== run A ==
Design fix_audio_ns, start of the top module:
module fix_audio_ns(
	output reg ack, 
	output reg overflow, 
	output reg [16-1:0] tx_data, 
	input [16-1:0] rx_data, 
	input [16+16+16+4-1:0] conf, 
	input req, 
	input enable, 
	input rstn, clk 
);
reg [5:0] cst;
localparam
	st_error = (53^(53>>1)),
	st_done = (52^(52>>1)),
	st_vol = (51^(51>>1)), st_load_vol = (50^(50>>1)),
	st_vol_idle = (49^(49>>1)),
	st_kal_update_eec = (48^(48>>1)), st_kal_update_load_eec = (47^(47>>1)),
	st_kal_update_es = (46^(46>>1)), st_kal_update_load_es = (45^(45>>1)),
	st_kal_update_k = (44^(44>>1)),
	st_kal_update_k_load = (43^(43>>1)), st_kal_update_k_1 = (42^(42>>1)),
	st_kal_idle = (40^(40>>1)),
	st_lpf_y0 = (38^(38>>1)), st_lpf_a1 = (37^(37>>1)), 
	st_lpf_a6 = (36^(36>>1)), st_lpf_load_a6 = (35^(35>>1)), 
	st_lpf_a5 = (34^(34>>1)), st_lpf_load_a5 = (33^(33>>1)), 
	st_lpf_a4 = (32^(32>>1)), st_lpf_load_a4 = (31^(31>>1)), 
	st_lpf_a3 = (30^(30>>1)), st_lpf_load_a3 = (29^(29>>1)), 
	st_lpf_a2 = (28^(28>>1)), st_lpf_load_a2 = (27^(27>>1)), 
	st_lpf_b6 = (26^(26>>1)), st_lpf_load_b6 = (25^(25>>1)), 
	st_lpf_b5 = (24^(24>>1)), st_lpf_load_b5 = (23^(23>>1)), 
	st_lpf_b4 = (22^(22>>1)), st_lpf_load_b4 = (21^(21>>1)), 
	st_lpf_b3 = (20^(20>>1)), st_lpf_load_b3 = (19^(19>>1)), 
	st_lpf_b2 = (18^(18>>1)), st_lpf_load_b2 = (17^(17>>1)), 
	st_lpf_b1 = (16^(16>>1)), st_lpf_load_b1 = (15^(15>>1)), 
	st_lpf_shift = (14^(14>>1)),
	st_hpf_y0 = (13^(13>>1)),
	st_hpf_a1 = (12^(12>>1)), st_hpf_load_a1 = (11^(11>>1)), 
	st_hpf_a2 = (10^(10>>1)), st_hpf_load_a2 = (09^(09>>1)), 
	st_hpf_b2 = (08^(08>>1)), st_hpf_load_b2 = (07^(07>>1)), 
	st_hpf_b1 = (06^(06>>1)), st_hpf_load_b1 = (05^(05>>1)), 
	st_hpf_shift = (04^(04>>1)),
	st_in_vol = (03^(03>>1)), st_load_in_vol = (02^(02>>1)),
	st_in_vol_idle = (01^(01>>1)),
	st_idle = (00^(00>>1));
wire [1:0] sel_hpf = conf[1:0];
wire sel_hpf_0p008 = sel_hpf == 2'b11;
wire sel_hpf_0p002 = sel_hpf == 2'b10;
wire sel_hpf_0p00025 = sel_hpf == 2'b01;
wire disable_hpf = sel_hpf == 2'b00;
wire [15:0] hpf_b1, hpf_b2, hpf_a1, hpf_a2;
fix_hpf_table u_fix_hpf_table(
	sel_hpf_0p008, sel_hpf_0p002, sel_hpf_0p00025, 
	hpf_b1, hpf_b2, 
	hpf_a1, hpf_a2
);
  ...
Size: ~8700 cells after synthesis, ~520 flip-flops, ~62000 sq um of cells after synthesis.
==> flow/config.mk <==
export PLATFORM = sky130hd
export DESIGN_NAME = fix_audio_ns
export DESIGN_NICKNAME = fix_audio_ns
export VERILOG_FILES = /design/flow/design.v
export SDC_FILE = /design/flow/constraint.sdc
export NUM_CORES = 4
export LEC_CHECK = 0
export ABC_AREA = 1
export CAP_MARGIN = 0
export CORE_MARGIN = 2
export CORE_UTILIZATION = 72
export CTS_CLUSTER_DIAMETER = 400
export CTS_CLUSTER_SIZE = 10
export PLACE_DENSITY = 0.4
export SLEW_MARGIN = 20
export TNS_END_PERCENT = 5
==> flow/constraint.sdc <==
create_clock -name core_clock -period 16.8 [get_ports {clk}]
set_input_delay 3.3600 -clock core_clock [delete_from_list [all_inputs] [get_ports {clk}]]
set_output_delay 3.3600 -clock core_clock [all_outputs]
set_load 0.01 [all_outputs]
run.sh (not shown) runs the stock make flow with config.mk's settings and CLKGATE_MAP_FILE=.
What ended run A was a tool error in 5_1_grt; the run never finished.
Inputs modified between run A and run B:
- removing ABC_AREA (formerly 1)
- removing CTS_CLUSTER_DIAMETER (formerly 400)
- removing CTS_CLUSTER_SIZE (formerly 10)
- changing CAP_MARGIN from 0 to 20
- removing TNS_END_PERCENT (formerly 5)
- changing CORE_UTILIZATION from 72 to 57
- removing PLACE_DENSITY (formerly 0.4)
- changing the clock period (ns, I/O delays scaled along) from 16.8 to 47.9
### Flow results
- What the final checks of run B revealed, after a flow that finished every stage, was a layout that fails on negative setup slack.
- In the metrics for run A and run B, the one carrying the lower area fraction in compound gates after synthesis is run A.
- Delta (run B minus run A): synthesized chip area reported by yosys -930 sq um; mean area per synthesized cell increased by about 19% relative to the old numbers.
- Run A vs run B, biggest combinational cell group after synthesis: simple AND/OR/NAND/NOR gates vs AND-OR/OR-AND gates
## Diff of input files: run C against run B
- SLEW_MARGIN changed from 20 to 25
- GPL_TIMING_DRIVEN newly set to 0
- CORE_UTILIZATION changed from 57 to 40
- ABC_AREA newly set to 1
- the clock period (ns, I/O delays scaled along) changed from 47.9 to 90.0
[summary]
Per the final summary, run C finished and its layout is clean on timing, DRC and antenna.
Comparing run B and run C, the lower fraction of synthesized area in multiplexers was measured on run C.
Area reported by Yosys stat went up slightly going from run B to run C.
Run C: routing usage on met2 29 points below run B
As far as boundary pin count is concerned, run C and run B perform about the same.
Placer congestion estimate: run C vs run B down 0.045
Run C vs run B, cell total in the yosys stat output went up by 1477.
Run B → run C: count of mapped cells out of synthesis increased 1477, final worst setup slack increased 37570 ps, final critical path time including I/O delays and setup increased 4530 ps.
For run D, these inputs were changed with respect to run C:
- SLEW_MARGIN changed from 25 to 20
- GPL_TIMING_DRIVEN removed (was 0)
- ABC_AREA removed (was 1)
- the clock period (ns, I/O delays scaled along) changed from 90.0 to 86.2
Wire length of the first global-routing pass: run D vs run C down about 4%
Delta (run D minus run C): final period demand of the worst path went down 2310 ps; post-synthesis area per instance went up by about 19%.
Between run D and run C, area share of fa/ha/maj cells after synthesis is higher for run D, run C comes in under that.
Going from run C to run D, fraction of area in non-clock buffers level; total of cells resized after clock tree synthesis moved down; total setup buffers inserted after CTS dropped 5; synthesized-area fraction occupied by and/or/nand/nor cells saw a decrease.
Here is what was changed in the inputs of run E compared with run D.
- MAX_ROUTING_LAYER newly set to met4
- CTS_CLUSTER_DIAMETER newly set to 231
- CTS_CLUSTER_SIZE newly set to 61
- SETUP_SLACK_MARGIN newly set to 3.8
- CORE_UTILIZATION changed from 40 to 72
- the clock period (ns, I/O delays scaled along) changed from 86.2 to 77.0
[summary]
Run E did not run to completion, as it errored out during 5_1_grt.
Re number of buffers added for setup after CTS: run E is 381 up on run D.
Die width (run E over run D): decrease, about 25%
Number of standard-cell rows in the floorplan: run E < run D
Run E: area enclosed by the die boundary 44% below run D
--- input diff run E..run F ---
- a change of CAP_MARGIN from 20 to 15
- a deleted SETUP_SLACK_MARGIN that had been 3.8
- a deleted CTS_CLUSTER_DIAMETER that had been 231
- an added CORE_ASPECT_RATIO of 0.91
- an added ABC_AREA of 1
- a change of CTS_CLUSTER_SIZE from 61 to 22
- a change of the clock period (ns, I/O delays scaled along) from 77.0 to 63.2
## What came out
On fraction of the core area occupied by cells at floorplan, run F and run E are neck and neck.
Total standard cell area after synthesis of run F exceeds that of run E slightly.
For run F, the flow was terminated by a tool error in 5_1_grt and produced no final design.
Relative to run E, the number of placement rows measured on run F has decreased by a few percent.
